==> flow/design.v <==
module mult(input [3:0] a, input [3:0] b, output reg [8:0] c
    );
always@(*)
c= a*b;
endmodule
module ad(input [8:0] a1, input [8:0] b1, output reg [9:0] c1
    );
always@(*)
c1= a1+b1;
endmodule
module ad2(input [8:0] a2, input [9:0] b2, output reg [10:0] c2
    );
always@(*)
c2= a2+b2;
endmodule
module ad3(input [8:0] a3, input [10:0] b3, output reg [11:0] c3
    );
always@(*)
c3= a3+b3;
endmodule
`timescale 1ns / 1ps
module mem_ram (input clk, wren, 
                input [3:0] d11,input [3:0] d12,input [3:0] d13,input [3:0] d14,input [3:0] d15,input [3:0] d16,input [3:0] d17,input [3:0]d18,
					 input [3:0] d21,input [3:0] d22,input [3:0] d23,input [3:0] d24,input [3:0] d25,input [3:0] d26,input [3:0] d27,input [3:0]d28,
					 input [3:0] d31,input [3:0] d32,input [3:0] d33,input [3:0] d34,input [3:0] d35,input [3:0] d36,input [3:0] d37,input [3:0]d38,
					 input [3:0] d41,input [3:0] d42,input [3:0] d43,input [3:0] d44,input [3:0] d45,input [3:0] d46,input [3:0] d47,input [3:0]d48,
					 input [3:0] r1,input [3:0] r2,
					 input [3:0] r3,input [3:0] r4,
					 output [11:0] w_sum11,
					 output [11:0] w_sum12,
					 output [11:0] w_sum13,
					 output [11:0] w_sum14,
					 output [11:0] w_sum15,
					 output [11:0] w_sum16,
					 output [11:0] w_sum17,
					 output [11:0] w_sum18
					 );
  reg [31:0] mem [3:0];  
  wire [8:0] p11, p21,p31,p41;
  wire [8:0] p12, p22,p32,p42;
  wire [8:0] p13, p23,p33,p43;
  wire [8:0] p14, p24,p34,p44;
  wire [8:0] p15, p25,p35,p45;
  wire [8:0] p16, p26,p36,p46;
  wire [8:0] p17, p27,p37,p47;
  wire [8:0] p18, p28,p38,p48;
wire [9:0] s11,s12,s13,s14,s15,s16,s17,s18;
wire [10:0] s21,s22,s23,s24,s25,s26,s27,s28;
wire [11:0] s31,s32,s33,s34,s35,s36,s37,s38;
  always @(posedge clk) 
      begin
            if (wren) begin
                mem[0][31-:4]<=d11;
					 mem[0][27-:4] <=d12;
					 mem[0][23-:4]<=d13;
					 mem[0][19-:4]<=d14;
					 mem[0][15-:4]<=d15;
					 mem[0][11-:4]<=d16;
					 mem[0][7-:4]<=d17;
					 mem[0][3-:4]<=d18;
					 mem[1][31-:4]<=d21;
					 mem[1][27-:4] <=d22;
					 mem[1][23-:4]<=d23;
					 mem[1][19-:4]<=d24;
					 mem[1][15-:4]<=d25;
					 mem[1][11-:4]<=d26;
					 mem[1][7-:4]<=d27;
					 mem[1][3-:4]<=d28;
					 mem[2][31-:4]<=d31;
					 mem[2][27-:4] <=d32;
					 mem[2][23-:4]<=d33;
					 mem[2][19-:4]<=d34;
					 mem[2][15-:4]<=d35;
					 mem[2][11-:4]<=d36;
					 mem[2][7-:4]<=d37;
					 mem[2][3-:4]<=d38;
					 mem[3][31-:4]<=d41;
					 mem[3][27-:4] <=d42;
					 mem[3][23-:4]<=d43;
					 mem[3][19-:4]<=d44;
					 mem[3][15-:4]<=d45;
					 mem[3][11-:4]<=d46;
					 mem[3][7-:4]<=d47;
					 mem[3][3-:4]<=d48;
            end
		end		 
generate
   mult m11(.a(r1),
				.b(mem[0][31-:4]),
				.c(p11) 
				);
	mult m21(
	         .a(r2),
				.b(mem[1][31-:4]),
				.c(p21)
	         );		
   mult m31(
	         .a(r3),
				.b(mem[2][31-:4]),
				.c(p31)
	         );		
   mult m41(
	         .a(r4),
				.b(mem[3][31-:4]), 
				.c(p41)
	         );	
  ad add11 ( 
            .a1(p11),
				.b1(p21),
				.c1(s11)
           );  
  ad2 add21 (
            .b2(s11),
				.a2(p31),
				.c2(s21)
          );
  ad3 add31 (
             .b3(s21),
				 .a3(p41),
				 .c3(s31)
				 );
    mult m12(.a(r1),
				.b(mem[0][27-:4]),
				.c(p12)
				);
	mult m22(
	         .a(r2),
				.b(mem[1][27-:4]),
				.c(p22)
	         );		
   mult m32(
	         .a(r3),
				.b(mem[2][27-:4]),
				.c(p32)
	         );		
   mult m42(
	         .a(r4),
				.b(mem[3][27-:4]), 
				.c(p42)
	         );	
  ad add12 ( 
            .a1(p12),
				.b1(p22),
				.c1(s12)
           );  
  ad2 add22 (
            .b2(s12),
				.a2(p32),
				.c2(s22)
          );
  ad3 add32 (
             .b3(s22),
				 .a3(p42),
				 .c3(s32)
				 );
   mult m13(.a(r1),
				.b(mem[0][23-:4]),
				.c(p13)
				);
	mult m23(
	         .a(r2),
				.b(mem[1][23-:4]),
				.c(p23)
	         );		
   mult m33(
	         .a(r3),
				.b(mem[2][23-:4]),
				.c(p33)
	         );		
   mult m43(
	         .a(r4),
				.b(mem[3][23-:4]), 
				.c(p43)
	         );	
  ad add13 ( 
            .a1(p13),
				.b1(p23),
				.c1(s13)
           );  
  ad2 add23 (
            .b2(s13),
				.a2(p33),
				.c2(s23)
          );
  ad3 add33 (
             .b3(s23),
				 .a3(p43),
				 .c3(s33)
				 );
  mult m14(.a(r1),
				.b(mem[0][19-:4]),
				.c(p14)
				);
	mult m24(
	         .a(r2),
				.b(mem[1][19-:4]),
				.c(p24)
	         );		
   mult m34(
	         .a(r3),
				.b(mem[2][19-:4]),
				.c(p34)
	         );		
   mult m44(
	         .a(r4),
				.b(mem[3][19-:4]), 
				.c(p44)
	         );	
  ad add14 ( 
            .a1(p14),
				.b1(p24),
				.c1(s14)
           );  
  ad2 add24 (
            .b2(s14),
				.a2(p34),
				.c2(s24)
          );
  ad3 add34 (
             .b3(s24),
				 .a3(p44),
				 .c3(s34)
				 );
  mult m15(.a(r1),
				.b(mem[0][15-:4]),
				.c(p15)
				);
	mult m25(
	         .a(r2),
				.b(mem[1][15-:4]),
				.c(p25)
	         );		
   mult m35(
	         .a(r3),
				.b(mem[2][15-:4]),
				.c(p35)
	         );		
   mult m45(
	         .a(r4),
				.b(mem[3][15-:4]), 
				.c(p45)
	         );	
  ad add15 ( 
            .a1(p15),
				.b1(p25),
				.c1(s15)
           );  
  ad2 add25 (
            .b2(s15),
				.a2(p35),
				.c2(s25)
          );
  ad3 add35 (
             .b3(s25),
				 .a3(p45),
				 .c3(s35)
				 );
   mult m16(.a(r1),
				.b(mem[0][11-:4]),
				.c(p16)
				);
	mult m26(
	         .a(r2),
				.b(mem[1][11-:4]),
				.c(p26)
	         );		
   mult m36(
	         .a(r3),
				.b(mem[2][11-:4]),
				.c(p36)
	         );		
   mult m46(
	         .a(r4),
				.b(mem[3][11-:4]), 
				.c(p46)
	         );	
  ad add16 ( 
            .a1(p16),
				.b1(p26),
				.c1(s16)
           );  
  ad2 add26 (
            .b2(s16),
				.a2(p36),
				.c2(s26)
          );
  ad3 add36 (
             .b3(s26),
				 .a3(p46),
				 .c3(s36)
				 );
   mult m17(.a(r1),
				.b(mem[0][7-:4]),
				.c(p17)
				);
	mult m27(
	         .a(r2),
				.b(mem[1][7-:4]),
				.c(p27)
	         );		
   mult m37(
	         .a(r3),
				.b(mem[2][7-:4]),
				.c(p37)
	         );		
   mult m47(
	         .a(r4),
				.b(mem[3][7-:4]), 
				.c(p47)
	         );	
  ad add17 ( 
            .a1(p17),
				.b1(p27),
				.c1(s17)
           );  
  ad2 add27 (
            .b2(s17),
				.a2(p37),
				.c2(s27)
          );
  ad3 add37 (
             .b3(s27),
				 .a3(p47),
				 .c3(s37)
				 );
  mult m18(.a(r1),
				.b(mem[0][3-:4]),
				.c(p18)
				);
	mult m28(
	         .a(r2),
				.b(mem[1][3-:4]),
				.c(p28)
	         );		
   mult m38(
	         .a(r3),
				.b(mem[2][3-:4]),
				.c(p38)
	         );		
   mult m48(
	         .a(r4),
				.b(mem[3][3-:4]), 
				.c(p48)
	         );	
  ad add18 ( 
            .a1(p18),
				.b1(p28),
				.c1(s18)
           );  
  ad2 add28 (
            .b2(s18),
				.a2(p38),
				.c2(s28)
          );
  ad3 add38 (
             .b3(s28),
				 .a3(p48),
				 .c3(s38)
				 );
assign w_sum11 =s31;
assign w_sum12 =s32;
assign w_sum13 =s33;
assign w_sum14 =s34;
assign w_sum15 =s35;
assign w_sum16 =s36;
assign w_sum17 =s37;
assign w_sum18 =s38;
endgenerate
endmodule
make LEC_CHECK=0 CAP_MARGIN=20 CORE_MARGIN=2 CORE_UTILIZATION=40 HOLD_SLACK_MARGIN=0.2 MIN_ROUTING_LAYER=met2 SLEW_MARGIN=20 finish   # period 10.0 ns
run.sh (not shown) runs the stock make flow with config.mk's settings and CLKGATE_MAP_FILE=.
==> next run, changes <==
- CORE_ASPECT_RATIO: default -> 1.94
- CTS_CLUSTER_DIAMETER: default -> 329
- CTS_CLUSTER_SIZE: default -> 44
- HOLD_SLACK_MARGIN: 0.2 -> default
- MIN_ROUTING_LAYER: met2 -> default
- SLEW_MARGIN: 20 -> 35
After rerunning: The changed run completed with no timing, DRC or antenna violations. Utilization fell by 0.41 points. Via count decreases by 24%. Cell area is lower by 0.35%. Critical path depth went up by 3. Global-route usage is lower by 8.1 points.
==> next run, changes <==
- CELL_PAD_IN_SITES_GLOBAL_PLACEMENT: default -> 3
- CORE_ASPECT_RATIO: 1.94 -> 0.5
- CTS_CLUSTER_SIZE: 44 -> 98
- SLEW_MARGIN: 35 -> 0
- TNS_END_PERCENT: default -> 25
- The changed run went through all stages and came out clean
- setup slack hardly moves
- worst hold slack gets better by 0.045 ns
- flip-flop count stays the same
- final area came out higher by 0.53%
- final cell count came out lower by about 0.5%
- non-clock buffer count came out lower by 1
- count of clock-buffer cells in the layout stays the same
- wire length came out lower by 10%
- synthesized area does not change
==> next run, changes <==
- CELL_PAD_IN_SITES_GLOBAL_PLACEMENT: 3 -> default
- CORE_ASPECT_RATIO: 0.5 -> default
- CORE_UTILIZATION: 40 -> 58
- CTS_CLUSTER_DIAMETER: 329 -> default
- CTS_CLUSTER_SIZE: 98 -> default
- SLEW_MARGIN: 0 -> 20
- TNS_END_PERCENT: 25 -> default
- clock period: 10.0 -> 5.43 ns (I/O delays scaled with it)
After rerunning: This time the run ran to the end with violations: negative setup slack; setup slack degrades by 1.9 ns; die size drops by 31%; synthesized cell count is unchanged; synthesized area does not change; utilization climbs by 34 points; via count climbs by 20%; wire length climbs by 26%.
